`flow/config.mk`:
```
export PLATFORM = sky130hd
export DESIGN_NAME = money_clicker
export DESIGN_NICKNAME = money_clicker
export VERILOG_FILES = /design/flow/design.v
export SDC_FILE = /design/flow/constraint.sdc
export NUM_CORES = 4
export LEC_CHECK = 0
export ABC_AREA = 0
export CAP_MARGIN = 15
export CELL_PAD_IN_SITES_DETAIL_PLACEMENT = 2
export CELL_PAD_IN_SITES_GLOBAL_PLACEMENT = 3
export CORE_ASPECT_RATIO = 1.63
export CORE_MARGIN = 3
export CORE_UTILIZATION = 48
export CTS_CLUSTER_SIZE = 78
export GPL_ROUTABILITY_DRIVEN = 1
export GPL_TIMING_DRIVEN = 1
export MAX_ROUTING_LAYER = met5
export MIN_ROUTING_LAYER = met2
export PLACE_DENSITY_LB_ADDON = 0.28
export SETUP_SLACK_MARGIN = 1.11
export SLEW_MARGIN = 20
export TNS_END_PERCENT = 95
```
`flow/constraint.sdc`:
```
create_clock -name core_clock -period 13.3 [get_ports {clk}]
set_input_delay 2.6600 -clock core_clock [delete_from_list [all_inputs] [get_ports {clk}]]
set_output_delay 2.6600 -clock core_clock [all_outputs]
set_load 0.01 [all_outputs]
```
`flow/design.v`:
```
`timescale 1ns / 1ns
module hexDecoder(input [3:0]binIn, output [6:0]HEX);
	wire [0:3]c = binIn;
	assign HEX[0] = ((~c[0] & ~c[1] & ~c[2] & c[3]) | (~c[0] & c[1] & ~c[2] & ~c[3]) | (c[0] & ~c[1] & c[2] & c[3]) | (c[0] & c[1] & ~c[2] & c[3]));
	assign HEX[1] = ((~c[0] & c[1] & ~c[2] & c[3]) | (~c[0] & c[1] & c[2] & ~c[3]) | (c[0] & ~c[1] & c[2] & c[3]) | (c[0] & c[1] & ~c[2] & ~c[3])| (c[0] & c[1] & c[2] & ~c[3]) | (c[0] & c[1] & c[2] & c[3]));
	assign HEX[2] = ((~c[0] & ~c[1] & c[2] & ~c[3]) | (c[0] & c[1] & ~c[2] & ~c[3]) | (c[0] & c[1] & c[2] & ~c[3]) | (c[0] & c[1] & c[2] & c[3]));
	assign HEX[3] = ((~c[0] & ~c[1] & ~c[2] & c[3]) | (~c[0] & c[1] & ~c[2] & ~c[3]) | (~c[0] & c[1] & c[2] & c[3]) | (c[0] & ~c[1] & ~c[2] & c[3])| (c[0] & ~c[1] & c[2] & ~c[3]) | (c[0] & c[1] & c[2] & c[3]));
	assign HEX[4] = ((~c[0] & ~c[1] & ~c[2] & c[3]) | (~c[0] & ~c[1] & c[2] & c[3]) | (~c[0] & c[1] & ~c[2] & ~c[3]) | (~c[0] & c[1] & ~c[2] & c[3])| (~c[0] & c[1] & c[2] & c[3]) | (c[0] & ~c[1] & ~c[2] & c[3]));
	assign HEX[5] = ((~c[0] & ~c[1] & ~c[2] & c[3]) | (~c[0] & ~c[1] & c[2] & ~c[3]) | (~c[0] & ~c[1] & c[2] & c[3]) | (~c[0] & c[1] & c[2] & c[3])| (c[0] & c[1] & ~c[2] & c[3]));
	assign HEX[6] = ((~c[0] & ~c[1] & ~c[2] & ~c[3]) | (~c[0] & ~c[1] & ~c[2] & c[3]) | (~c[0] & c[1] & c[2] & c[3]) | (c[0] & c[1] & ~c[2] & ~c[3]));
endmodule
module binaryToBCD(
    binaryIn,
	Millions,
	HundredThousands,
	TenThousands,
	Thousands,
	Hundreds,
	Tens,
	Ones
    );
    input [39:0] binaryIn;
    output reg[3:0] Ones;
	output reg[3:0] Tens;
	output reg[3:0] Hundreds;
	output reg[3:0] Thousands;
	output reg[3:0] TenThousands;
	output reg[3:0] HundredThousands;
	output reg[3:0] Millions;
    integer i;   
     always @(binaryIn)
        begin
			Millions= 4'd0;
			HundredThousands= 4'd0;
			TenThousands= 4'd0;
			Thousands= 4'd0;
			Hundreds= 4'd0;
			Tens= 4'd0;
			Ones= 4'd0;
            for (i = 21; i >=0; i = i-1)  
            begin
				if(Millions>=5)
					Millions = Millions +3;
				if(HundredThousands>=5)
					HundredThousands = HundredThousands +3;
				if(TenThousands>=5)
					TenThousands = TenThousands +3;
				if(Thousands>=5)
					Thousands = Thousands +3;
				if(Hundreds>=5)
					Hundreds = Hundreds +3;
				if(Tens>=5)
					Tens = Tens +3;
				if(Ones>=5)
					Ones = Ones +3;
				Millions = Millions<<1;
				Millions[0] = HundredThousands[3];
				HundredThousands = HundredThousands<<1;
				HundredThousands[0] = TenThousands[3];
				TenThousands = TenThousands<<1;
				TenThousands[0] = Thousands[3];
				Thousands = Thousands<<1;
				Thousands[0] = Hundreds[3];
				Hundreds = Hundreds<<1;
				Hundreds[0] = Tens[3];
				Tens = Tens<<1;
				Tens[0] = Ones[3];
				Ones = Ones<<1;
				Ones[0] = binaryIn[i];
            end
        end     
endmodule
`timescale 1ns / 1ns
module prevData(clock, reset, received_data_en, received_data, prev_data);
	input clock, reset, received_data_en;
	input [7:0]received_data;
	output reg [7:0] prev_data;
	reg [7:0] current_data;
	always@(posedge clock)begin
		if(reset)begin
			prev_data <= 0;
			current_data <= 0;
		end
		else if(received_data_en)begin
			prev_data <= current_data;
			current_data <= received_data;
		end
		else
			prev_data <= 0;
	end
endmodule
`timescale 1ns / 1ns
module logicController(clock, reset, received_data, received_data_en, click, buy, one, two, three, four, five, six, seven, eight, selection, upgradeClick);
	input clock, reset, received_data_en;
	input [7:0]received_data;
	output reg click, buy, one, two, three, four, five, six, seven, eight, selection, upgradeClick;
	localparam IDLE = 0, CLICK = 1, BUY = 2, ONE = 3, TWO = 4, THREE = 5, FOUR = 6, FIVE = 7, SIX = 8, SEVEN = 9, EIGHT = 10, UPGRADECLICK = 11;
	reg [4:0] currentState;
	reg [4:0] nextState;
	always@(*)begin
		case(currentState)
			IDLE:	begin
						if(received_data_en)begin
							if(received_data == 'h29)
								nextState = CLICK;
							else if(received_data == 'h5A)
								nextState = BUY;
							else if(received_data == 'h16)
								nextState = ONE;
							else if(received_data == 'h1E)
								nextState = TWO;
							else if(received_data == 'h26)
								nextState = THREE;
							else if(received_data == 'h25)
								nextState = FOUR;
							else if(received_data == 'h2E)
								nextState = FIVE;
							else if(received_data == 'h36)
								nextState = SIX;
							else if(received_data == 'h3D)
								nextState = SEVEN;
							else if(received_data == 'h3E)
								nextState = EIGHT;
							else if(received_data == 'h21)
								nextState = UPGRADECLICK;
							else
								nextState = IDLE;
						end
						else
							nextState = IDLE;
					end		
			CLICK: nextState = IDLE;
			BUY: nextState = IDLE;
			ONE: nextState = IDLE;
			TWO: nextState = IDLE;
			THREE: nextState = IDLE;
			FOUR: nextState = IDLE;
			FIVE: nextState = IDLE;
			SIX: nextState = IDLE;
			SEVEN: nextState = IDLE;
			EIGHT: nextState = IDLE;
			UPGRADECLICK: nextState = IDLE;
			default: nextState = IDLE;
		endcase
	end
	always@(*)begin
		click = 0;
		buy = 0; 
		one = 0; 
		two = 0; 
		three = 0; 
		four = 0; 
		five = 0; 
		six = 0; 
		seven = 0; 
		eight = 0;
		selection = 0;
		upgradeClick = 0;
		case(currentState)
			CLICK: click = 1;
			BUY: buy = 1;
			ONE:	begin
						one = 1;
						selection = 1;
					end
			TWO:	begin
						two = 1;
						selection = 1;
					end
			THREE:begin
						three = 1;
						selection = 1;
					end
			FOUR:	begin
						four = 1;
						selection = 1;
					end
			FIVE: begin
						five = 1;
						selection = 1;
					end
			SIX:	begin
						six = 1;
						selection = 1;
					end
			SEVEN:begin 
						seven = 1;
						selection = 1;
					end
			EIGHT:begin 
						eight = 1;
						selection = 1;
					end
			UPGRADECLICK: upgradeClick = 1;
			default: begin
				click = 0;
				buy = 0; 
				one = 0; 
				two = 0; 
				three = 0; 
				four = 0; 
				five = 0; 
				six = 0; 
				seven = 0; 
				eight = 0;
				selection = 0;
				upgradeClick = 0;
			end
		endcase
	end
	always@(posedge clock)begin
		if(reset)
			currentState <= IDLE;
		else
			currentState <= nextState;
	end
endmodule
`timescale 1ns / 1ns
module logicDatapath(clock, reset, pulse, money, prev_data, selectedAsset, click, buy, upgradeClick, one, two, three, four, five, six, seven, eight);
	input clock, reset, pulse, click, buy, upgradeClick, one, two, three, four, five, six, seven, eight;
	input[7:0] prev_data;
	output reg [39:0] money;
	localparam ONE = 0, TWO = 1, THREE = 2, FOUR = 3, FIVE = 4, SIX = 5, SEVEN = 6, EIGHT = 7, BREAK = 'hF0;
	output reg [7:0] selectedAsset;
	reg[29:0] rate; 
	reg[29:0] clickRate;
	reg[29:0] clickRateCost;
	reg[23:0] assetCost[7:0];
	reg[23:0] assetRates[7:0];
	wire enoughMoney = (money>= assetCost[selectedAsset]);
	wire enoughMoneyClick = (money >= clickRateCost);
	always@(*)begin
			assetCost[ONE] = 10;
			assetCost[TWO] = 40;
			assetCost[THREE] = 250;
			assetCost[FOUR] = 2000;
			assetCost[FIVE] = 10000;
			assetCost[SIX] = 100000;
			assetCost[SEVEN] = 1000000;
			assetCost[EIGHT] = 10000000;
			assetRates[ONE] = 1;
			assetRates[TWO] = 5;
			assetRates[THREE] = 15;
			assetRates[FOUR] = 60;
			assetRates[FIVE] = 800;
			assetRates[SIX] = 10000;
			assetRates[SEVEN] = 50000;
			assetRates[EIGHT] = 500000;
	end
	always@(posedge clock)begin
		if(reset)
			selectedAsset <= ONE;
		else if(prev_data == BREAK)
			selectedAsset <= selectedAsset;
		else if(one)
			selectedAsset <= ONE;
		else if(two)
			selectedAsset <= TWO;
		else if(three)
			selectedAsset <= THREE;
		else if(four)
			selectedAsset <= FOUR;
		else if(five)
			selectedAsset <= FIVE;
		else if(six)
			selectedAsset <= SIX;
		else if(seven)
			selectedAsset <= SEVEN;
		else if(eight)
			selectedAsset <= EIGHT;
		else 
			selectedAsset <= selectedAsset;
	end
	always@(posedge clock)begin
		if(reset)
			money <= 10;
		else if(prev_data == BREAK)
			money <= money;
		else if(click)
			money <= money + clickRate;
		else if(buy && enoughMoney)
			money <= money - assetCost[selectedAsset];
		else if(upgradeClick && enoughMoneyClick)
			money <= money - clickRateCost;
		else if(pulse)
			money <= money + rate;
		else
			money <= money;
	end
	always@(posedge clock)begin
		if(reset)
			rate <= 0;
		else if(prev_data == BREAK)
			rate <= rate;
		else if(buy && enoughMoney)
			rate <= rate + assetRates[selectedAsset];
		else
			rate <= rate;
	end
	always@(posedge clock)begin
		if(reset)begin
			clickRate <= 1;
			clickRateCost <= 10;
		end
		else if(prev_data == BREAK)begin
			clickRate <= clickRate;
			clickRateCost <= clickRateCost;
		end
		else if(upgradeClick && enoughMoneyClick)begin
			clickRate <= clickRate * 2;
			clickRateCost <= clickRateCost * 2;
		end
		else begin 
			clickRate <= clickRate;
			clickRateCost <= clickRateCost;
		end
	end
endmodule
`timescale 1ns / 1ns
module money_clicker(clk, rst, key_data, key_valid, tick, money, asset, HEX0, HEX1, HEX2, HEX3, HEX4, HEX5);
	input clk;
	input rst;
	input [7:0] key_data;
	input key_valid;
	input tick;
	output [39:0] money;
	output [7:0] asset;
	output [6:0] HEX0, HEX1, HEX2, HEX3, HEX4, HEX5;
	wire [3:0] Millions;
	wire [3:0] HundredThousands;
	wire [3:0] TenThousands;
	wire [3:0] Thousands;
	wire [3:0] Hundreds;
	wire [3:0] Tens;
	wire [3:0] Ones;
	wire click, buy, upgradeClick, one, two, three, four, five, six, seven, eight;
	wire [7:0] prev_data;
	wire selection;
	binaryToBCD convert (money[39:0], Millions[3:0], HundredThousands[3:0], TenThousands[3:0], Thousands[3:0], Hundreds[3:0], Tens[3:0], Ones[3:0]);
	hexDecoder H0(Ones[3:0], HEX0);
	hexDecoder H1(Tens[3:0], HEX1);
	hexDecoder H2(Hundreds[3:0], HEX2);
	hexDecoder H3(Thousands[3:0], HEX3);
	hexDecoder H4(TenThousands[3:0], HEX4);
	hexDecoder H5(HundredThousands[3:0], HEX5);
	prevData prev(clk, rst, key_valid, key_data, prev_data);
	logicController control(clk, rst, key_data, key_valid, click, buy, one, two, three, four, five, six, seven, eight, selection, upgradeClick);
	logicDatapath datapath(clk, rst, tick, money, prev_data, asset, click, buy, upgradeClick, one, two, three, four, five, six, seven, eight);
endmodule
```
`flow/run.sh`:
```
#!/bin/bash
# the make line also repeats each setting of config.mk as NAME=value (left out here)
make -C /OpenROAD-flow-scripts/flow DESIGN_CONFIG=/design/flow/config.mk WORK_HOME=/design/flow/orfs CLKGATE_MAP_FILE= finish
```
==> results.json, run 1 <==
{
  "status": "did not finish",
  "haltStage": "global placement without I/O (3_1_place_gp_skip_io)",
  "error": "[ERROR FLW-0024] Place density exceeds 1.0 (current PLACE_DENSITY_LB_ADDON =  0.28). Please check if the value of  PLACE_DENSITY_LB_ADDON is between 0 and 0.99.",
  "muxShareOfSynthArea": 0.0362,
  "yosysWarnings": 6,
  "aoi_share": 0.372,
  "ys_async_sr_fraction": 0,
  "yosys.area_share.adder": 0.0957,
  "ys_seq_frac": 0.122,
  "top_cell_area_share": 0.122,
  "ys_top_cells_by_area": "dfxtp_1 12%, ha_1 9.1%, a21oi_1 6.4%",
  "synth-area-yosys_sq_um": 24600,
  "syn_avg_cell_area_sq_um": 6.88,
  "rows": 105,
  "ys_ff": 150,
  "die_x_microns": 183,
  "synthTopLogicFamily": "AND-OR/OR-AND gates",
  "synth_dominant_cell_count": "nand2_1",
  "die_height_microns": 295,
  "syn-cell-area_sq_um": 24600,
  "synth_cells": 3572,
  "synth_top_cell_by_area": "dfxtp_1",
  "ys_sh_simple": 0.257,
  "xor_area_frac": 0.0495,
  "synth.top_cells.by_count": "373 x nand2_1, 355 x nor2_1, 313 x a21oi_1",
  "ys_cells": 3572,
  "edf_count": 0,
  "fp-utilization": 0.487,
  "dieArea_sq_um": 54000,
  "ys.flop_type": "dfxtp_1",
  "ys_types": 140,
  "coreArea_sq_um": 50400
}
==> run 2: changes to the inputs <==
- ABC_AREA: 0 -> default
- CAP_MARGIN: 15 -> 20
- CELL_PAD_IN_SITES_DETAIL_PLACEMENT: 2 -> default
- CELL_PAD_IN_SITES_GLOBAL_PLACEMENT: 3 -> default
- CORE_ASPECT_RATIO: 1.63 -> default
- CORE_MARGIN: 3 -> 2
- CORE_UTILIZATION: 48 -> 40
- CTS_CLUSTER_SIZE: 78 -> default
- GPL_ROUTABILITY_DRIVEN: 1 -> default
- GPL_TIMING_DRIVEN: 1 -> default
- MAX_ROUTING_LAYER: met5 -> default
- MIN_ROUTING_LAYER: met2 -> default
- PLACE_DENSITY_LB_ADDON: 0.28 -> default
- SETUP_SLACK_MARGIN: 1.11 -> 0.76
- TNS_END_PERCENT: 95 -> default
- clock period: 13.3 -> 24.0 ns (I/O delays scaled with it)
==> run 2 against run 1 <==
Effect of this change:
- synthesized cell count stayed put
- synthesized area stayed put
- die area grew 17%
- the run now finishes clean
==> results.json, run 2 <==
{
  "cpMaxStageDelayCell": "clkdlybuf4s50_1",
  "portBuffers": 96,
  "holdCritStartpoint": "prev.current_data[2]",
  "holdPathEnd": "prev.prev_data[2]",
  "clock_path_buffers": 2,
  "ys_sh_simple": 0.257,
  "ys.flop_type": "dfxtp_1",
  "grt_max_degree": 73,
  "crit_path_frequent_cell": "ha_1",
  "critical_path_peak_fanout": 10,
  "wl_mm": 68.6,
  "rsz0062_at_grt": "yes",
  "endpoint": "HEX3[6]",
  "hold_slack_ps": 461,
  "synth_dominant_cell_count": "nand2_1",
  "antenna_found_initial": 0,
  "rows": 90,
  "worst-path-buf-inv": 11,
  "cts.sinks": 150,
  "drtIter0Drc": 1974,
  "coreArea_sq_um": 60600,
  "worstSetupStartpointType": "flip-flop",
  "routabilityCongestion": 0.870,
  "finalHoldViolCount": 0,
  "slew_headroom": 0.347,
  "crit_start": "datapath.money[19]",
  "r2r-end": "datapath.money[34]",
  "warnings": 31,
  "ant_nets": 0,
  "ys_cells": 3572,
  "vias_per_cell": 5.87,
  "avgRoutedWirePerCell_microns": 15.6,
  "via_count": 25918,
  "root_buffer": "clkbuf_16",
  "edf_count": 0,
  "worstMarginPinSlew_ps": 975,
  "ys_ff": 150,
  "hold_path.class": "reg -> reg",
  "reg2reg_depth": 37,
  "synth-area-yosys_sq_um": 24600,
  "synthTopLogicFamily": "AND-OR/OR-AND gates",
  "syn-cell-area_sq_um": 24600,
  "required_ps": 19200,
  "detailed_place_hpwl_mm": 49.9,
  "grt_usage": 0.206,
  "syn_to_final_growth_pct": 12.9,
  "die_x_microns": 252,
  "clock.fmax_mhz": 44.9,
  "worst_path_dominant_cell_family": "AND-OR/OR-AND gates",
  "aoi_share": 0.372,
  "gr-total-overflow": 0,
  "finalCritPeriodShare": 0.927,
  "dieArea_sq_um": 63400,
  "numCtsBuffers": 17,
  "ys_seq_frac": 0.122,
  "finalNetCount": 3813,
  "ys_async_sr_fraction": 0,
  "ys_types": 140,
  "skew_ps": 13.9,
  "drcViolationCount": 0,
  "synth_top_cell_by_area": "dfxtp_1",
  "clk_pin_slew_ps": 70,
  "cpPeakStageDelay_ps": 560,
  "yosysWarnings": 6,
  "top_cell_area_share": 0.122,
  "cts_tree": "built",
  "slew_viol_final": 0,
  "reg2reg_from": "datapath.money[2]",
  "arrival_ps": 17460,
  "setup_violations": 0,
  "firstDrtPassIters": 6,
  "grt_pass1_vias": 23553,
  "critPathKind": "reg -> out",
  "cts-htree-levels": 4,
  "muxShareOfSynthArea": 0.0362,
  "whs_path_depth": 1,
  "reg2reg_slack_ps": 15390,
  "crit_path_end_kind": "output port",
  "xor_area_frac": 0.0495,
  "n_antenna_cell": 0,
  "maxCapViolations": 0,
  "grt_first_pass_wirelength_mm": 113,
  "fp-utilization": 0.406,
  "ys_top_cells_by_area": "dfxtp_1 12%, ha_1 9.1%, a21oi_1 6.4%",
  "synth_cells": 3572,
  "synth.top_cells.by_count": "373 x nand2_1, 355 x nor2_1, 313 x a21oi_1",
  "clock_latency_ps": 470,
  "final_core_util": 0.458,
  "cp.depth": 87,
  "die_height_microns": 252,
  "syn_avg_cell_area_sq_um": 6.88,
  "yosys.area_share.adder": 0.0957,
  "finalCriticalPeriod_ps": 22260,
  "io_pins": 102,
  "status": "complete, no violations"
}
run 2: layout make-up:
type                            instances  area (sq um)
Multi-Input combinational cell       3016         20600
Clock buffer                           17           425
Inverter                              247           930
Sequential cell                       150          3000
Clock inverter                         15           153
Timing Repair Buffer                  186          1650
Tap cell                              782           978
Fill cell                            6272         32800
run 2: stage by stage:
| stage | cell area [sq um] | worst slack (ps) | setup TNS, ps | instances |
|---|---|---|---|---|
| 4_1_cts | 26800 | 775 | 0 | 4366 |
| 5_1_grt | 27700 | 584 | 0 | 4413 |
| 3_3_place_gp | 26100 | 325 | 0 | 4330 |
| 3_5_place_dp | 26100 | -18.6 | -27.4 | 4330 |
| 2_1_floorplan | 24600 | 1980 | 0 | 3576 |
| 6_report | 27700 | 1740 | 0 | 4413 |
run 2: layer usage:
layer  routed length [microns]  global-route usage  vias up
met1                     33400               0.279    11985
met3                      2210              0.0203       88
li1                          -                   -    13348
met4                      1270              0.0519        0
met5                         0                   0        -
met2                     31800               0.349      497
run 2: what timing repair did:
action	in CTS	in global routing
endpoints found under the setup margin	35	35
cloned	0	1
hold buffers	0	0
hold endpoints to repair	0	0
resized	22	116
pin swaps	5	33
setup buffers	4	45
==> run 3: changes to the inputs <==
- ABC_AREA: default -> 0
- CORE_UTILIZATION: 40 -> 72
- CTS_CLUSTER_SIZE: default -> 98
- SETUP_SLACK_MARGIN: 0.76 -> 3.05
- TNS_END_PERCENT: default -> 5
- clock period: 24.0 -> 14.1 ns (I/O delays scaled with it)
==> run 3 against run 2 <==
Effect of this change:
- the run now fails in clock tree synthesis (4_1_cts)
- die area is 44% lower
- synthesized cell count stayed put
- synthesized area is the same
==> results.json, run 3 <==
{
  "yosysWarnings": 6,
  "xor_area_frac": 0.0495,
  "haltStage": "clock tree synthesis (4_1_cts)",
  "synthTopLogicFamily": "AND-OR/OR-AND gates",
  "synth_dominant_cell_count": "nand2_1",
  "io_pins": 102,
  "ys_seq_frac": 0.122,
  "yosys.area_share.adder": 0.0957,
  "ys_sh_simple": 0.257,
  "ys.flop_type": "dfxtp_1",
  "portBuffers": 96,
  "ys_ff": 150,
  "syn-cell-area_sq_um": 24600,
  "status": "did not finish",
  "ys_types": 140,
  "error": "[ERROR DPL-0038] Utilization greater than 100%, impossible to legalize",
  "ys_async_sr_fraction": 0,
  "detailed_place_hpwl_mm": 72.5,
  "rows": 67,
  "synth.top_cells.by_count": "373 x nand2_1, 355 x nor2_1, 313 x a21oi_1",
  "coreArea_sq_um": 33500,
  "aoi_share": 0.372,
  "die_x_microns": 189,
  "ys_cells": 3572,
  "syn_avg_cell_area_sq_um": 6.88,
  "dieArea_sq_um": 35600,
  "place_area_sq_um": 31500,
  "top_cell_area_share": 0.122,
  "muxShareOfSynthArea": 0.0362,
  "place_ws_ps": -5470,
  "synth_cells": 3572,
  "synth_top_cell_by_area": "dfxtp_1",
  "ys_top_cells_by_area": "dfxtp_1 12%, ha_1 9.1%, a21oi_1 6.4%",
  "edf_count": 0,
  "die_height_microns": 189,
  "routabilityCongestion": 1.01,
  "fp-utilization": 0.733,
  "synth-area-yosys_sq_um": 24600
}
run 3: through the flow:
step,std cells
3_3_place_gp,4698
2_1_floorplan,3576
3_5_place_dp,4698
==> run 4: changes to the inputs <==
- ABC_AREA: 0 -> default
- CORE_UTILIZATION: 72 -> 66
- CTS_CLUSTER_DIAMETER: default -> 209
- CTS_CLUSTER_SIZE: 98 -> default
- SETUP_SLACK_MARGIN: 3.05 -> default
- TNS_END_PERCENT: 5 -> default
- clock period: 14.1 -> 20.8 ns (I/O delays scaled with it)
==> run 4 against run 3 <==
Effect of this change:
- die area rose by 8.9%
- the layout now fails its checks (negative setup slack)
- synthesized area unchanged
- synthesized cell count did not move
==> results.json, run 4 <==
{
  "ys_sh_simple": 0.257,
  "cts-htree-levels": 4,
  "yosysWarnings": 6,
  "crit_path_end_kind": "output port",
  "fp-utilization": 0.671,
  "io_pins": 102,
  "status": "complete, but fails checks",
  "worst-path-buf-inv": 10,
  "cts_tree": "built",
  "xor_area_frac": 0.0495,
  "synth_top_cell_by_area": "dfxtp_1",
  "die_x_microns": 197,
  "crit_start": "datapath.money[19]",
  "synthTopLogicFamily": "AND-OR/OR-AND gates",
  "holdCritStartpoint": "datapath.clickRate[29]",
  "ys_ff": 150,
  "r2r-end": "datapath.money[2]",
  "edf_count": 0,
  "clk_pin_slew_ps": 60,
  "maxCapViolations": 0,
  "syn-cell-area_sq_um": 24600,
  "worst_path_dominant_cell_family": "AND-OR/OR-AND gates",
  "drcViolationCount": 0,
  "grt_pass1_vias": 26310,
  "required_ps": 16640,
  "wl_mm": 80.6,
  "place_ws_ps": -1210,
  "final_cells": 4233,
  "whs_path_depth": 2,
  "syn_avg_cell_area_sq_um": 6.88,
  "die_height_microns": 197,
  "portBuffers": 96,
  "synth_cells": 3572,
  "ys.flop_type": "dfxtp_1",
  "grt_max_degree": 99,
  "antenna_found_initial": 0,
  "setup_violations": 14,
  "numCtsBuffers": 17,
  "rows": 70,
  "clock.fmax_mhz": 45.9,
  "fin_ws_ps": -982,
  "grt_first_pass_wirelength_mm": 120,
  "warnings": 32,
  "arrival_ps": 17620,
  "endpoint": "HEX5[5]",
  "cts.sinks": 150,
  "ys_seq_frac": 0.122,
  "coreArea_sq_um": 36600,
  "holdPathEnd": "datapath.clickRate[29]",
  "finalNetCount": 3947,
  "cpMaxStageDelayCell": "a211oi_1",
  "n_antenna_cell": 0,
  "vias_per_cell": 6.89,
  "ys_async_sr_fraction": 0,
  "via_count": 29177,
  "worstSetupStartpointType": "flip-flop",
  "routabilityCongestion": 0.950,
  "crit_path_frequent_cell": "ha_4",
  "avgRoutedWirePerCell_microns": 19.1,
  "muxShareOfSynthArea": 0.0362,
  "slew_viol_final": 0,
  "ys_top_cells_by_area": "dfxtp_1 12%, ha_1 9.1%, a21oi_1 6.4%",
  "top_cell_area_share": 0.122,
  "reg2reg_depth": 36,
  "root_buffer": "clkbuf_16",
  "grt_usage": 0.357,
  "ys_types": 140,
  "finalCritPeriodShare": 1.05,
  "worstMarginPinSlew_ps": 1200,
  "slew_headroom": 0.188,
  "reg2reg_slack_ps": 11250,
  "cpPeakStageDelay_ps": 570,
  "placed_cells": 4071,
  "dieArea_sq_um": 38800,
  "clock_path_buffers": 2,
  "tns_ps": -10110,
  "cp.depth": 82,
  "hold_path.class": "reg -> reg",
  "finalHoldViolCount": 0,
  "skew_ps": 8.03,
  "ys_cells": 3572,
  "firstDrtPassIters": 19,
  "gr-total-overflow": 0,
  "detailed_place_hpwl_mm": 51.2,
  "clock_latency_ps": 450,
  "fillCellCount": 2566,
  "critPathKind": "reg -> out",
  "finalCriticalPeriod_ps": 21780,
  "ant_nets": 0,
  "aoi_share": 0.372,
  "yosys.area_share.adder": 0.0957,
  "critical_path_peak_fanout": 6,
  "syn_to_final_growth_pct": 18.0,
  "so_faults": "negative setup slack",
  "synth_dominant_cell_count": "nand2_1",
  "drtIter0Drc": 3061,
  "synth.top_cells.by_count": "373 x nand2_1, 355 x nor2_1, 313 x a21oi_1",
  "reg2reg_from": "datapath.money[2]",
  "synth-area-yosys_sq_um": 24600
}
==> run 4: what timing repair did <==
| action | CTS | global route |
|---|---|---|
| endpoints found under the setup margin | 35 | 35 |
| hold buffers | 0 | 0 |
| cloned | 2 | 0 |
| pin swaps | 42 | 79 |
| gates resized | 115 | 200 |
| setup buffers | 48 | 79 |
==> run 4: metal layers <==
layer	vias up	share of wire	track usage
li1	13605	-	-
met5	-	0	0
met4	0	0.042	0.138
met1	13501	0.40	0.430
met2	1661	0.48	0.651
met3	410	0.078	0.0375
==> run 4: per-stage QoR <==
stage	utilization	area [sq um]	hold slack (ps)
floorplan	-	24600	429
global placement	0.715	26200	441
detailed placement	0.715	26200	446
CTS	0.753	27600	462
global route	0.792	29000	469
finish	0.792	29000	460
==> run 4: final cells by class <==
type / count / area, sq um / area share
clock buffers: 17 / 425 / 0.0147
clock inverters: 15 / 148 / 0.00509
inverters: 247 / 932 / 0.0322
multi-input cells: 3016 / 21300 / 0.733
flip-flops and latches: 150 / 3000 / 0.104
well taps: 468 / 586 / 0.0202
repair buffers: 320 / 2640 / 0.0909
==> run 5: changes to the inputs <==
- CORE_UTILIZATION: 66 -> 58
- CTS_CLUSTER_DIAMETER: 209 -> default
- SETUP_SLACK_MARGIN: default -> 4.97
- clock period: 20.8 -> 18.1 ns (I/O delays scaled with it)
==> run 5 against run 4 <==
Effect of this change:
- still fails the layout checks on negative setup slack
- worst setup slack worse by 780 ps
- sequential share of layout area is 1.8 points lower
- register-to-register slack worse by 2200 ps
- routed wire length is 20% higher
- cell count is 14% higher
- critical path depth is 7 higher
- first-iteration DRC count is 23% higher
- worst hold slack better by 0.67 ps
- via count is 10% higher
- utilization is 4.5 points higher
- die area is 14% higher
- critical endpoint unchanged
- largest cell class unchanged
==> results.json, run 5 <==
{
  "status": "complete, but fails checks",
  "so_faults": "negative setup slack",
  "skew_ps": 9.65,
  "ys_seq_frac": 0.122,
  "worst-path-buf-inv": 16,
  "crit_path_end_kind": "output port",
  "synth_cells": 3572,
  "ys.flop_type": "dfxtp_1",
  "n_antenna_cell": 0,
  "cts.sinks": 150,
  "firstDrtPassIters": 6,
  "edf_count": 0,
  "ys_types": 140,
  "reg2reg_depth": 37,
  "grt_pass1_vias": 30494,
  "fp-utilization": 0.587,
  "yosys.area_share.adder": 0.0957,
  "worstMarginPinSlew_ps": 1030,
  "syn_to_final_growth_pct": 42.5,
  "vias_per_cell": 6.66,
  "cp.depth": 89,
  "syn-cell-area_sq_um": 24600,
  "place_area_sq_um": 30400,
  "coreArea_sq_um": 41900,
  "worst_path_dominant_cell_family": "AND-OR/OR-AND gates",
  "holdPathEnd": "prev.prev_data[6]",
  "rows": 75,
  "fin_ws_ps": -1760,
  "via_count": 32237,
  "r2r-end": "datapath.money[18]",
  "slew_viol_final": 0,
  "die_x_microns": 210,
  "design_area_sq_um": 35000,
  "flop_area_sq_um": 3010,
  "finalCritPeriodShare": 1.10,
  "yosysWarnings": 6,
  "holdCritStartpoint": "prev.current_data[6]",
  "ys_ff": 150,
  "cts_tree": "built",
  "synth_top_cell_by_area": "dfxtp_1",
  "slew_headroom": 0.310,
  "io_pins": 102,
  "maxCapViolations": 0,
  "detailed_place_hpwl_mm": 58.6,
  "drcViolationCount": 0,
  "critPathKind": "reg -> out",
  "endpoint": "HEX5[5]",
  "drtIter0Drc": 3771,
  "grt_usage": 0.374,
  "fillCellCount": 2570,
  "routabilityCongestion": 0.937,
  "avgRoutedWirePerCell_microns": 20.0,
  "finalNetCount": 4484,
  "cts_hold_buf": 0,
  "grt_first_pass_wirelength_mm": 142,
  "clock_path_buffers": 2,
  "muxShareOfSynthArea": 0.0362,
  "synth-area-yosys_sq_um": 24600,
  "top_cell_area_share": 0.122,
  "portBuffers": 96,
  "setup_violations": 35,
  "synth.top_cells.by_count": "373 x nand2_1, 355 x nor2_1, 313 x a21oi_1",
  "numCtsBuffers": 17,
  "crit_start": "datapath.money[20]",
  "clock_latency_ps": 440,
  "arrival_ps": 16240,
  "synth_dominant_cell_count": "nand2_1",
  "hold_slack_ps": 461,
  "ant_nets": 0,
  "whs_path_depth": 1,
  "aoi_share": 0.372,
  "ys_sh_simple": 0.257,
  "synthTopLogicFamily": "AND-OR/OR-AND gates",
  "warnings": 35,
  "ys_top_cells_by_area": "dfxtp_1 12%, ha_1 9.1%, a21oi_1 6.4%",
  "ys_async_sr_fraction": 0,
  "finalHoldViolCount": 0,
  "dieArea_sq_um": 44000,
  "grt_max_degree": 77,
  "cts-htree-levels": 4,
  "wl_mm": 96.8,
  "reg2reg_from": "datapath.money[1]",
  "worstSetupStartpointType": "flip-flop",
  "rsz0062_at_grt": "yes",
  "syn_avg_cell_area_sq_um": 6.88,
  "die_height_microns": 210,
  "gr-total-overflow": 0,
  "required_ps": 14480,
  "finalCriticalPeriod_ps": 19860,
  "reg2reg_slack_ps": 9050,
  "cpMaxStageDelayCell": "or4_4",
  "comb_area_sq_um": 23000,
  "critical_path_peak_fanout": 6,
  "xor_area_frac": 0.0495,
  "hold_path.class": "reg -> reg",
  "cpPeakStageDelay_ps": 520,
  "root_buffer": "clkbuf_16",
  "ys_cells": 3572,
  "clk_pin_slew_ps": 60,
  "clock.fmax_mhz": 50.3,
  "antenna_found_initial": 1,
  "crit_path_frequent_cell": "ha_4"
}
## run 5: metrics by stage
step                      TNS [ps]   util  setup slack, ps  std cells
after floorplan             -14480      -             -875       3576
after global placement       -5520  0.727             -320       4554
after detailed placement    -28120  0.727            -1250       4554
after CTS                   -11740  0.805             -614       4768
after global routing        -63200  0.837            -2560       4841
final                       -36460  0.837            -1760       4841
## run 5: layout make-up
class / count / share of cell area
multi-input combinational: 3016 / 0.657
sequential: 150 / 0.0859
timing repair buffer: 857 / 0.195
clock inverter: 13 / 0.00339
inverter: 247 / 0.0272
tap: 539 / 0.0193
clock buffer: 19 / 0.0126
## run 5: per-layer routing
layer  GRT usage  part of all wire  vias to the layer above
met5           0                 0                        -
met4       0.158             0.053                        0
met3      0.0389             0.075                      588
met2       0.681              0.49                     1896
met1       0.447              0.38                    15088
li1            -                 -                    14665
## run 5: what timing repair did
item,4_1_cts,5_1_grt
pin swaps,175,134
buffers inserted,180,72
resized,439,213
endpoints found under the hold margin,0,0
cloned,2,1
setup endpoints to repair,42,42
==> run 6: changes to the inputs <==
- ABC_AREA: default -> 1
- CAP_MARGIN: 20 -> 25
- CORE_ASPECT_RATIO: default -> 1.63
- CORE_UTILIZATION: 58 -> 20
- CTS_CLUSTER_DIAMETER: default -> 157
- CTS_CLUSTER_SIZE: default -> 78
- GPL_ROUTABILITY_DRIVEN: default -> 1
- GPL_TIMING_DRIVEN: default -> 0
- MAX_ROUTING_LAYER: default -> met5
- MIN_ROUTING_LAYER: default -> met1
- SETUP_SLACK_MARGIN: 4.97 -> default
- SLEW_MARGIN: 20 -> 10
- clock period: 18.1 -> 13.3 ns (I/O delays scaled with it)
==> run 6 against run 5 <==
Effect of this change:
- the layout still fails its checks (negative setup slack)
- critical endpoint is now HEX5[0]
- via count is 25% lower
- worst hold slack lost 37 ps
- largest cell class unchanged
- register-to-register slack got worse by 4000 ps
- critical path depth is 25 higher
==> results.json, run 6 <==
{
  "wl_mm": 75.7,
  "gr-total-overflow": 0,
  "grt_pass1_vias": 23659,
  "die_x_microns": 257,
  "warnings": 33,
  "syn_avg_cell_area_sq_um": 6.13,
  "holdPathEnd": "prev.prev_data[7]",
  "via_count": 24231,
  "skew_ps": 15.4,
  "coreArea_sq_um": 104000,
  "slew_headroom": 0.262,
  "reg2reg_depth": 37,
  "top_cell_area_share": 0.144,
  "ys_sh_simple": 0.398,
  "synth.top_cells.by_count": "763 x nand2_1, 402 x inv_1, 279 x a21oi_1",
  "finalHoldViolCount": 0,
  "use_met2": 0.266,
  "drcViolationCount": 0,
  "syn_to_final_growth_pct": 43.8,
  "ys_cells": 3392,
  "hold_path.class": "reg -> reg",
  "ys_seq_frac": 0.144,
  "rsz0062_at_grt": "yes",
  "root_buffer": "clkbuf_16",
  "worstMarginPinSlew_ps": 1110,
  "cpPeakStageDelay_ps": 380,
  "holdCritStartpoint": "prev.current_data[7]",
  "worst_path_dominant_cell_family": "simple AND/OR/NAND/NOR gates",
  "synthTopLogicFamily": "simple AND/OR/NAND/NOR gates",
  "xor_area_frac": 0.0528,
  "ys_ff": 150,
  "so_faults": "negative setup slack",
  "finalCritPeriodShare": 1.12,
  "whs_path_depth": 2,
  "endpoint": "HEX5[0]",
  "synth_dominant_cell_count": "nand2_1",
  "final_cells": 5190,
  "critical_path_peak_fanout": 6,
  "grt_max_degree": 20,
  "required_ps": 10640,
  "r2r-end": "datapath.money[21]",
  "setup_violations": 35,
  "crit_path_end_kind": "output port",
  "grt_usage": 0.133,
  "cts_tree": "built",
  "vias_per_cell": 4.67,
  "busiest_layer": "met2",
  "edf_count": 0,
  "n_antenna_cell": 0,
  "ant_nets": 0,
  "firstDrtPassIters": 5,
  "rows": 151,
  "synth_cells": 3392,
  "cp.depth": 114,
  "io_pins": 102,
  "crit_path_frequent_cell": "nand2_2",
  "antenna_found_initial": 0,
  "yosysWarnings": 6,
  "muxShareOfSynthArea": 0,
  "drtIter0Drc": 1144,
  "clock_latency_ps": 470,
  "arrival_ps": 12280,
  "finalNetCount": 3995,
  "die_height_microns": 416,
  "grtUsageMet3": 0.0148,
  "routabilityCongestion": 0.959,
  "critPathKind": "reg -> out",
  "synth-area-yosys_sq_um": 20800,
  "crit_start": "datapath.money[20]",
  "ys_async_sr_fraction": 0,
  "syn-cell-area_sq_um": 20800,
  "met1_usage": 0.130,
  "cts-htree-levels": 4,
  "ys.flop_type": "dfxtp_1",
  "clock_path_buffers": 2,
  "dieArea_sq_um": 107000,
  "status": "complete, but fails checks",
  "fp-utilization": 0.201,
  "slew_viol_final": 0,
  "maxCapViolations": 0,
  "clk_pin_slew_ps": 80,
  "numCtsBuffers": 17,
  "cpMaxStageDelayCell": "dfxtp_4",
  "placed_cells": 4869,
  "portBuffers": 95,
  "cts.sinks": 150,
  "synth_top_cell_by_area": "dfxtp_1",
  "finalCriticalPeriod_ps": 14940,
  "grt_first_pass_wirelength_mm": 116,
  "clock.fmax_mhz": 66.9,
  "worst-path-buf-inv": 31,
  "avgRoutedWirePerCell_microns": 14.6,
  "place_ws_ps": -2790,
  "fin_ws_ps": -1640,
  "aoi_share": 0.195,
  "ys_types": 64,
  "yosys.area_share.adder": 0.112,
  "reg2reg_slack_ps": 5040,
  "ys_top_cells_by_area": "dfxtp_1 14%, nand2_1 14%, ha_1 11%",
  "worstSetupStartpointType": "flip-flop",
  "reg2reg_from": "datapath.money[1]",
  "detailed_place_hpwl_mm": 56.6
}
==> run 6: cell type report <==
| class | count | area (sq um) |
|---|---|---|
| Clock buffer | 17 | 425 |
| Fill cell | 11281 | 73600 |
| Timing Repair Buffer | 384 | 3180 |
| Multi-Input combinational cell | 2708 | 19200 |
| Clock inverter | 15 | 199 |
| Buffer | 69 | 282 |
| Sequential cell | 150 | 3020 |
| Tap cell | 1377 | 1720 |
| Inverter | 470 | 1860 |
==> run 6: what timing repair did <==
item,4_1_cts,5_1_grt
pin swaps,248,227
resized,494,354
setup buffers,196,92
gates cloned,1,0
setup endpoints to repair,42,42
hold buffers,0,0
==> run 6: per-layer routing <==
layer / vias to the layer above / wire, microns
li1: 12150 / -
met1: 11356 / 27300
met2: 526 / 41300
met3: 199 / 2540
met4: 0 / 4530
met5: - / 0
==> run 6: stage by stage <==
| stage | util | TNS (ps) | cell area (sq um) | hold slack, ps |
|---|---|---|---|---|
| after floorplan | - | -18950 | 21600 | 405 |
| after global placement | 0.235 | -79990 | 24300 | 412 |
| after detailed placement | 0.235 | -88200 | 24300 | 414 |
| after CTS | 0.269 | -41710 | 27800 | 427 |
| after global routing | 0.289 | -80600 | 29900 | 438 |
| final | 0.289 | -51840 | 29900 | 423 |
==> run 7: changes to the inputs <==
- CAP_MARGIN: 25 -> 35
- CELL_PAD_IN_SITES_DETAIL_PLACEMENT: default -> 0
- CELL_PAD_IN_SITES_GLOBAL_PLACEMENT: default -> 0
- CORE_ASPECT_RATIO: 1.63 -> default
- CORE_MARGIN: 2 -> 5
- CORE_UTILIZATION: 20 -> 40
- CTS_CLUSTER_DIAMETER: 157 -> 86
- CTS_CLUSTER_SIZE: 78 -> 82
- GPL_ROUTABILITY_DRIVEN: 1 -> 0
- GPL_TIMING_DRIVEN: 0 -> default
- HOLD_SLACK_MARGIN: default -> 0.1
- MAX_ROUTING_LAYER: met5 -> met4
- MIN_ROUTING_LAYER: met1 -> default
- PLACE_DENSITY_LB_ADDON: default -> 0.27
- TNS_END_PERCENT: default -> 15
- clock period: 13.3 -> 40.5 ns (I/O delays scaled with it)
==> run 7 against run 6 <==
Effect of this change:
- the run now finishes clean
- non-clock buffer count is 342 lower
- utilization grew 16 points
- largest cell class unchanged
- die area is 47% lower
- critical path type unchanged
- flip-flop count is the same
- critical endpoint is now HEX5[5]
==> results.json, run 7 <==
{
  "status": "complete, no violations",
  "dieArea_sq_um": 56600,
  "cts.sinks": 150,
  "maxUsedRoutingLayer": "met4",
  "reg2reg_depth": 38,
  "gr-total-overflow": 0,
  "aoi_share": 0.195,
  "holdPathEnd": "prev.prev_data[1]",
  "synth_dominant_cell_count": "nand2_1",
  "detailed_place_hpwl_mm": 41.1,
  "die_height_microns": 238,
  "worstSetupStartpointType": "flip-flop",
  "reg2reg_from": "datapath.money[1]",
  "flop_area_sq_um": 3000,
  "vias_per_cell": 5.10,
  "ys_async_sr_fraction": 0,
  "ys_top_cells_by_area": "dfxtp_1 14%, nand2_1 14%, ha_1 11%",
  "antenna_found_initial": 0,
  "muxShareOfSynthArea": 0,
  "yosys.area_share.adder": 0.112,
  "via_count": 21146,
  "route.met2.wl_mm": 23.6,
  "finalHoldViolCount": 0,
  "clk_pin_slew_ps": 70,
  "clock_path_buffers": 2,
  "finalCritPeriodShare": 0.571,
  "grt_usage": 0.188,
  "synth_top_cell_by_area": "dfxtp_1",
  "grt_max_degree": 83,
  "drtIter0Drc": 1184,
  "ys_ff": 150,
  "die_x_microns": 238,
  "drcViolationCount": 0,
  "wl_met3_mm": 1.88,
  "finalNetCount": 3652,
  "warnings": 30,
  "avgRoutedWirePerCell_microns": 12.7,
  "synth-area-yosys_sq_um": 20800,
  "synth_cells": 3392,
  "r2r-end": "datapath.money[0]",
  "cp.depth": 114,
  "numCtsBuffers": 17,
  "final_cells": 4150,
  "crit_path_end_kind": "output port",
  "clock_latency_ps": 450,
  "n_antenna_cell": 0,
  "tns_ps": 0,
  "edf_count": 0,
  "slew_viol_final": 0,
  "worst_path_dominant_cell_family": "simple AND/OR/NAND/NOR gates",
  "coreArea_sq_um": 51400,
  "fillCellCount": 5519,
  "slew_headroom": 0.441,
  "placed_cells": 4118,
  "postCtsSetupRepairBufs": 0,
  "critical_path_peak_fanout": 9,
  "skew_ps": 7.87,
  "cts_resized": 0,
  "setup_violations": 0,
  "rows": 83,
  "root_buffer": "clkbuf_16",
  "arrival_ps": 15040,
  "crit_start": "datapath.money[20]",
  "reg2reg_slack_ps": 32620,
  "syn_to_final_growth_pct": 10.8,
  "holdCritStartpoint": "prev.current_data[1]",
  "top_cell_area_share": 0.144,
  "met1_length_mm": 26.6,
  "ys_sh_simple": 0.398,
  "yosysWarnings": 6,
  "clock.fmax_mhz": 43.2,
  "comb_area_sq_um": 15800,
  "cts_hold_buf": 0,
  "cpMaxStageDelayCell": "dfxtp_1",
  "endpoint": "HEX5[5]",
  "synth.top_cells.by_count": "763 x nand2_1, 402 x inv_1, 279 x a21oi_1",
  "syn-cell-area_sq_um": 20800,
  "rsz0062_at_grt": "no",
  "xor_area_frac": 0.0528,
  "worst-path-buf-inv": 21,
  "synthTopLogicFamily": "simple AND/OR/NAND/NOR gates",
  "ys_seq_frac": 0.144,
  "cpPeakStageDelay_ps": 530,
  "ys.flop_type": "dfxtp_1",
  "firstDrtPassIters": 5,
  "cts_tree": "built",
  "grt_first_pass_wirelength_mm": 90.1,
  "syn_avg_cell_area_sq_um": 6.13,
  "required_ps": 32400,
  "crit_path_frequent_cell": "nand2_1",
  "critPathKind": "reg -> out",
  "worstMarginPinSlew_ps": 839,
  "cts-htree-levels": 4,
  "finalCriticalPeriod_ps": 23140,
  "ant_nets": 0,
  "io_pins": 102,
  "portBuffers": 96,
  "wl_mm": 52.9,
  "whs_path_depth": 2,
  "hold_path.class": "reg -> reg",
  "fp-utilization": 0.405,
  "maxCapViolations": 0,
  "ys_types": 64,
  "grt_pass1_vias": 19388,
  "ys_cells": 3392
}
[run 7: final cells by class]
cell class | count | area share
Clock buffer | 18 | 0.0186
Clock inverter | 14 | 0.00516
Multi-Input combinational cell | 2707 | 0.685
Inverter | 470 | 0.0770
Timing Repair Buffer | 111 | 0.0471
Sequential cell | 150 | 0.130
Tap cell | 680 | 0.0369
[run 7: layer usage]
metal,global-route usage,vias up
met1,0.254,9328
met3,0.0209,47
li1,-,11457
met5,-,-
met4,0.0341,0
met2,0.309,314
[run 7: through the flow]
stage	setup WS (ps)	utilization	hold WS, ps	instance area, sq um
2_1_floorplan	19690	-	405	20800
3_3_place_gp	18240	0.437	411	22500
3_5_place_dp	17810	0.437	415	22500
4_1_cts	17300	0.448	427	23000
5_1_grt	15250	0.448	444	23000
6_report	17360	0.448	425	23000
==> run 8: changes to the inputs <==
- ABC_AREA: 1 -> default
- CAP_MARGIN: 35 -> 20
- CELL_PAD_IN_SITES_DETAIL_PLACEMENT: 0 -> default
- CELL_PAD_IN_SITES_GLOBAL_PLACEMENT: 0 -> default
- CORE_MARGIN: 5 -> 2
- CORE_UTILIZATION: 40 -> 65
- CTS_CLUSTER_DIAMETER: 86 -> default
- CTS_CLUSTER_SIZE: 82 -> default
- GPL_ROUTABILITY_DRIVEN: 0 -> default
- HOLD_SLACK_MARGIN: 0.1 -> default
- MAX_ROUTING_LAYER: met4 -> default
- PLACE_DENSITY_LB_ADDON: 0.27 -> default
- SETUP_SLACK_MARGIN: default -> 4.97
- SLEW_MARGIN: 10 -> 20
- TNS_END_PERCENT: 15 -> 5
- clock period: 40.5 -> 21.3 ns (I/O delays scaled with it)
==> run 8 against run 7 <==
Effect of this change:
- the layout now fails its checks (max-capacitance violations, max-slew violations, negative setup slack)
- sequential share of layout area is 3.1 points lower
- critical path type unchanged
- clock-buffer cell count is 4 higher
==> results.json, run 8 <==
{
  "ant_nets": 0,
  "routabilityCongestion": 0.961,
  "finalCriticalPeriod_ps": 23920,
  "die_height_microns": 198,
  "reg2reg_depth": 37,
  "aoi_share": 0.372,
  "skew_ps": 9.72,
  "required_ps": 17040,
  "syn-cell-area_sq_um": 24600,
  "whs_path_depth": 2,
  "muxShareOfSynthArea": 0.0362,
  "holdPathEnd": "datapath.clickRateCost[29]",
  "drcViolationCount": 0,
  "endpoint": "HEX5[3]",
  "ys_top_cells_by_area": "dfxtp_1 12%, ha_1 9.1%, a21oi_1 6.4%",
  "die_x_microns": 198,
  "grt_first_pass_wirelength_mm": 130,
  "reg2reg_slack_ps": 12170,
  "reg2reg_from": "datapath.money[2]",
  "fp-utilization": 0.655,
  "holdCritStartpoint": "datapath.clickRateCost[29]",
  "finalHoldViolCount": 0,
  "status": "complete, but fails checks",
  "so_faults": "max-capacitance violations, max-slew violations, negative setup slack",
  "yosys.area_share.adder": 0.0957,
  "cts-htree-levels": 4,
  "critical_path_peak_fanout": 6,
  "finalNetCount": 4002,
  "io_pins": 102,
  "coreArea_sq_um": 37500,
  "arrival_ps": 19660,
  "maxCapViolations": 3,
  "ys.flop_type": "dfxtp_1",
  "worstSetupStartpointType": "flip-flop",
  "warnings": 35,
  "crit_start": "datapath.money[19]",
  "firstDrtPassIters": 17,
  "antenna_found_initial": 6,
  "cpMaxStageDelayCell": "o311ai_1",
  "final_core_util": 0.805,
  "cpPeakStageDelay_ps": 1530,
  "ys_cells": 3572,
  "grt_max_degree": 76,
  "synth_dominant_cell_count": "nand2_1",
  "cts_tree": "built",
  "worstMarginPinSlew_ps": 1970,
  "slew_viol_final": 12,
  "syn_avg_cell_area_sq_um": 6.88,
  "dieArea_sq_um": 39400,
  "critPathKind": "reg -> out",
  "numCtsBuffers": 17,
  "via_count": 30691,
  "ys_types": 140,
  "portBuffers": 96,
  "root_buffer": "clkbuf_16",
  "xor_area_frac": 0.0495,
  "drtIter0Drc": 4525,
  "synth.top_cells.by_count": "373 x nand2_1, 355 x nor2_1, 313 x a21oi_1",
  "edf_count": 0,
  "syn_to_final_growth_pct": 22.8,
  "finalCritPeriodShare": 1.12,
  "hold_path.class": "reg -> reg",
  "ys_async_sr_fraction": 0,
  "clock_path_buffers": 2,
  "avgRoutedWirePerCell_microns": 21.7,
  "clock_latency_ps": 440,
  "cp.depth": 79,
  "cts.sinks": 150,
  "synth_top_cell_by_area": "dfxtp_1",
  "worst_path_dominant_cell_family": "AND-OR/OR-AND gates",
  "detailed_place_hpwl_mm": 51.1,
  "crit_path_frequent_cell": "ha_4",
  "slew_headroom": -0.336,
  "vias_per_cell": 7.07,
  "ys_seq_frac": 0.122,
  "fin_ws_ps": -2620,
  "clock.fmax_mhz": 41.8,
  "r2r-end": "datapath.money[34]",
  "setup_violations": 21,
  "rows": 71,
  "synth-area-yosys_sq_um": 24600,
  "rsz0062_at_grt": "yes",
  "ys_ff": 150,
  "clk_pin_slew_ps": 60,
  "worst-path-buf-inv": 11,
  "grt_usage": 0.389,
  "top_cell_area_share": 0.122,
  "yosysWarnings": 6,
  "wl_mm": 94.1,
  "grt_pass1_vias": 27644,
  "synthTopLogicFamily": "AND-OR/OR-AND gates",
  "crit_path_end_kind": "output port",
  "ys_sh_simple": 0.257,
  "gr-total-overflow": 0,
  "synth_cells": 3572
}
run 8: cell type report:
| cell class | instances | area [sq um] |
|---|---|---|
| clock inverters | 8 | 148 |
| repair buffers | 376 | 3060 |
| fillers | 2573 | 7300 |
| well taps | 511 | 639 |
| clock buffers | 22 | 474 |
| multi-input cells | 3015 | 21900 |
| flip-flops and latches | 150 | 3010 |
| inverters | 247 | 948 |
| diodes | 9 | 22.5 |
run 8: per-stage QoR:
| stage | worst slack (ps) | hold slack, ps | std cells | cell area, sq um | TNS (ps) |
|---|---|---|---|---|---|
| 2_1_floorplan | 1650 | 429 | 3576 | 25200 | 0 |
| 3_3_place_gp | 293 | 441 | 4081 | 26500 | 0 |
| 3_5_place_dp | -517 | 454 | 4081 | 26500 | -10770 |
| 4_1_cts | 1590 | 464 | 4276 | 29300 | 0 |
| 5_1_grt | -2860 | 485 | 4338 | 30200 | -45740 |
| 6_report | -2620 | 464 | 4338 | 30200 | -33700 |
run 8: repair_timing:
item | in CTS | in global routing
hold buffers | 0 | 0
cloned | 3 | 0
endpoints found under the setup margin | 42 | 42
pin swaps | 121 | 75
buffers inserted | 162 | 50
resized | 250 | 103
run 8: per-layer routing:
metal | part of all wire | GRT usage | wire [microns]
met1 | 0.36 | 0.461 | 34100
met2 | 0.44 | 0.670 | 41100
met3 | 0.12 | 0.0746 | 11100
met4 | 0.076 | 0.193 | 7110
met5 | 0.0067 | 0.00639 | 631
==> run 9: changes to the inputs <==
- CORE_UTILIZATION: 65 -> 71
- PLACE_DENSITY_LB_ADDON: default -> 0.25
- SETUP_SLACK_MARGIN: 4.97 -> -1.27
- SLEW_MARGIN: 20 -> 40
- TNS_END_PERCENT: 5 -> default
- clock period: 21.3 -> 19.3 ns (I/O delays scaled with it)
==> run 9 against run 8 <==
Effect of this change:
- cell count is 0.71% higher
- clock skew hardly changed
- utilization is 5.7 points higher
- flip-flop count stayed put
- fails the layout checks on negative setup slack
- clock-buffer cell count is 3 lower
- critical path type unchanged
- synthesized cell count stayed put
- critical path depth is 11 higher
- sequential share of layout area is 0.21 points higher
- largest cell class unchanged
==> results.json, run 9 <==
{
  "die_x_microns": 190,
  "critical_path_peak_fanout": 8,
  "clock_latency_ps": 440,
  "firstDrtPassIters": 10,
  "xor_area_frac": 0.0495,
  "grt_max_degree": 75,
  "final_cells": 4369,
  "whs_path_depth": 1,
  "holdPathEnd": "prev.prev_data[5]",
  "status": "complete, but fails checks",
  "syn_avg_cell_area_sq_um": 6.88,
  "synth_cells": 3572,
  "fin_ws_ps": -1660,
  "crit_path_end_kind": "output port",
  "holdCritStartpoint": "prev.current_data[5]",
  "worstMarginPinSlew_ps": 875,
  "cts.sinks": 150,
  "warnings": 30,
  "syn_to_final_growth_pct": 20.3,
  "slew_headroom": 0.416,
  "synth_dominant_cell_count": "nand2_1",
  "finalCritPeriodShare": 1.09,
  "placed_cells": 4303,
  "numCtsBuffers": 17,
  "top_cell_area_share": 0.122,
  "vias_per_cell": 7.23,
  "aoi_share": 0.372,
  "slew_viol_final": 0,
  "cts_tree": "built",
  "reg2reg_slack_ps": 9610,
  "fillCellCount": 1795,
  "coreArea_sq_um": 34300,
  "ys_ff": 150,
  "edf_count": 0,
  "setup_violations": 35,
  "comb_area_sq_um": 20800,
  "synth_top_cell_by_area": "dfxtp_1",
  "grt_first_pass_wirelength_mm": 127,
  "clk_pin_slew_ps": 70,
  "ys_async_sr_fraction": 0,
  "cts-htree-levels": 4,
  "avgRoutedWirePerCell_microns": 19.7,
  "cpMaxStageDelayCell": "or4_1",
  "ant_nets": 0,
  "muxShareOfSynthArea": 0.0362,
  "grt_usage": 0.405,
  "via_count": 31575,
  "drcViolationCount": 0,
  "drtIter0Drc": 4750,
  "r2r-end": "datapath.money[34]",
  "required_ps": 15440,
  "ys_cells": 3572,
  "finalHoldViolCount": 0,
  "hold_slack_ps": 464,
  "antenna_found_initial": 0,
  "reg2reg_from": "datapath.money[2]",
  "final_core_util": 0.862,
  "gr-total-overflow": 0,
  "finalCriticalPeriod_ps": 20960,
  "reg2reg_depth": 37,
  "worstSetupStartpointType": "flip-flop",
  "fp-utilization": 0.717,
  "synthTopLogicFamily": "AND-OR/OR-AND gates",
  "detailed_place_hpwl_mm": 54.8,
  "yosysWarnings": 6,
  "hold_path.class": "reg -> reg",
  "ys_types": 140,
  "crit_start": "datapath.money[19]",
  "critPathKind": "reg -> out",
  "finalNetCount": 4094,
  "flop_area_sq_um": 3010,
  "ys_seq_frac": 0.122,
  "skew_ps": 9.93,
  "so_faults": "negative setup slack",
  "worst-path-buf-inv": 15,
  "rows": 68,
  "wl_mm": 86.3,
  "yosys.area_share.adder": 0.0957,
  "clock_path_buffers": 2,
  "dieArea_sq_um": 36100,
  "synth-area-yosys_sq_um": 24600,
  "cp.depth": 90,
  "cts_hold_buf": 0,
  "ys_sh_simple": 0.257,
  "arrival_ps": 17100,
  "worst_path_dominant_cell_family": "AND-OR/OR-AND gates",
  "io_pins": 102,
  "syn-cell-area_sq_um": 24600,
  "die_height_microns": 190,
  "synth.top_cells.by_count": "373 x nand2_1, 355 x nor2_1, 313 x a21oi_1",
  "grt_pass1_vias": 28630,
  "clock.fmax_mhz": 47.7,
  "maxCapViolations": 0,
  "endpoint": "HEX4[5]",
  "root_buffer": "clkbuf_16",
  "routabilityCongestion": 1.01,
  "ys.flop_type": "dfxtp_1",
  "ys_top_cells_by_area": "dfxtp_1 12%, ha_1 9.1%, a21oi_1 6.4%",
  "portBuffers": 96,
  "cpPeakStageDelay_ps": 480
}
[run 9: area by class of cell]
class                   instances  area share
clock inverters                13     0.00372
diodes                          2    0.000169
repair buffers                466       0.127
flip-flops and latches        150       0.102
clock buffers                  19      0.0146
inverters                     247      0.0314
well taps                     455      0.0193
multi-input cells            3017       0.702
[run 9: through the flow]
step | setup TNS, ps | worst slack (ps) | instance area (sq um)
2_1_floorplan | -27170 | -1260 | 24600
3_3_place_gp | -84.2 | -64.0 | 28000
3_5_place_dp | -25930 | -1020 | 28000
4_1_cts | -38940 | -1270 | 28500
5_1_grt | -79520 | -3120 | 29600
6_report | -40880 | -1660 | 29600
[run 9: what timing repair did]
item,in CTS,in global routing
resized,6,200
pin swaps,1,50
setup buffers,0,36
cloned,0,2
endpoints found under the setup margin,20,35
[run 9: per-layer routing]
| layer | part of all wire | up-vias | global-route usage | routed length [microns] |
|---|---|---|---|---|
| li1 | - | 13918 | - | - |
| met1 | 0.36 | 14275 | 0.456 | 30700 |
| met2 | 0.47 | 2564 | 0.726 | 40800 |
| met3 | 0.10 | 818 | 0.0590 | 8660 |
| met4 | 0.071 | 0 | 0.233 | 6130 |
| met5 | 0 | - | 0 | 0 |
==> run 10: changes to the inputs <==
- CORE_UTILIZATION: 71 -> 66
- PLACE_DENSITY_LB_ADDON: 0.25 -> default
- SETUP_SLACK_MARGIN: -1.27 -> default
- SLEW_MARGIN: 40 -> 20
- clock period: 19.3 -> 20.5 ns (I/O delays scaled with it)
==> run 10 against run 9 <==
Effect of this change:
- the run now fails in global routing (5_1_grt)
- synthesized cell count is the same
- synthesized area is the same
- die area grew 7.4%
==> results.json, run 10 <==
{
  "status": "did not finish",
  "haltStage": "global routing (5_1_grt)",
  "muxShareOfSynthArea": 0.0362,
  "ys.flop_type": "dfxtp_1",
  "coreArea_sq_um": 36600,
  "yosysWarnings": 6,
  "cts.sinks": 150,
  "xor_area_frac": 0.0495,
  "synthTopLogicFamily": "AND-OR/OR-AND gates",
  "die_height_microns": 197,
  "synth_dominant_cell_count": "nand2_1",
  "aoi_share": 0.372,
  "ys_cells": 3572,
  "place_ws_ps": -1180,
  "ys_async_sr_fraction": 0,
  "syn_avg_cell_area_sq_um": 6.88,
  "placed_cells": 4085,
  "dieArea_sq_um": 38800,
  "ys_types": 140,
  "fp-utilization": 0.671,
  "portBuffers": 96,
  "synth_cells": 3572,
  "cts-htree-levels": 4,
  "die_x_microns": 197,
  "ys_seq_frac": 0.122,
  "detailed_place_hpwl_mm": 53.0,
  "root_buffer": "clkbuf_16",
  "synth.top_cells.by_count": "373 x nand2_1, 355 x nor2_1, 313 x a21oi_1",
  "numCtsBuffers": 17,
  "yosys.area_share.adder": 0.0957,
  "clock_path_buffers": 2,
  "top_cell_area_share": 0.122,
  "io_pins": 102,
  "edf_count": 0,
  "ys_ff": 150,
  "rows": 70,
  "synth-area-yosys_sq_um": 24600,
  "ys_sh_simple": 0.257,
  "routabilityCongestion": 0.940,
  "cts_hold_buf": 0,
  "syn-cell-area_sq_um": 24600,
  "synth_top_cell_by_area": "dfxtp_1",
  "ys_top_cells_by_area": "dfxtp_1 12%, ha_1 9.1%, a21oi_1 6.4%"
}
[run 10: repair_timing]
action                                  in CTS
endpoints found under the hold margin        0
cloned                                       2
pin swaps                                   58
endpoints found under the setup margin      35
gates resized                              141
buffers inserted                            88
[run 10: metrics by stage]
stage | util | cell area [sq um] | hold WS [ps]
after floorplan | - | 24700 | 429
after global placement | 0.719 | 26300 | 440
after detailed placement | 0.719 | 26300 | 451
after CTS | 0.767 | 28100 | 469
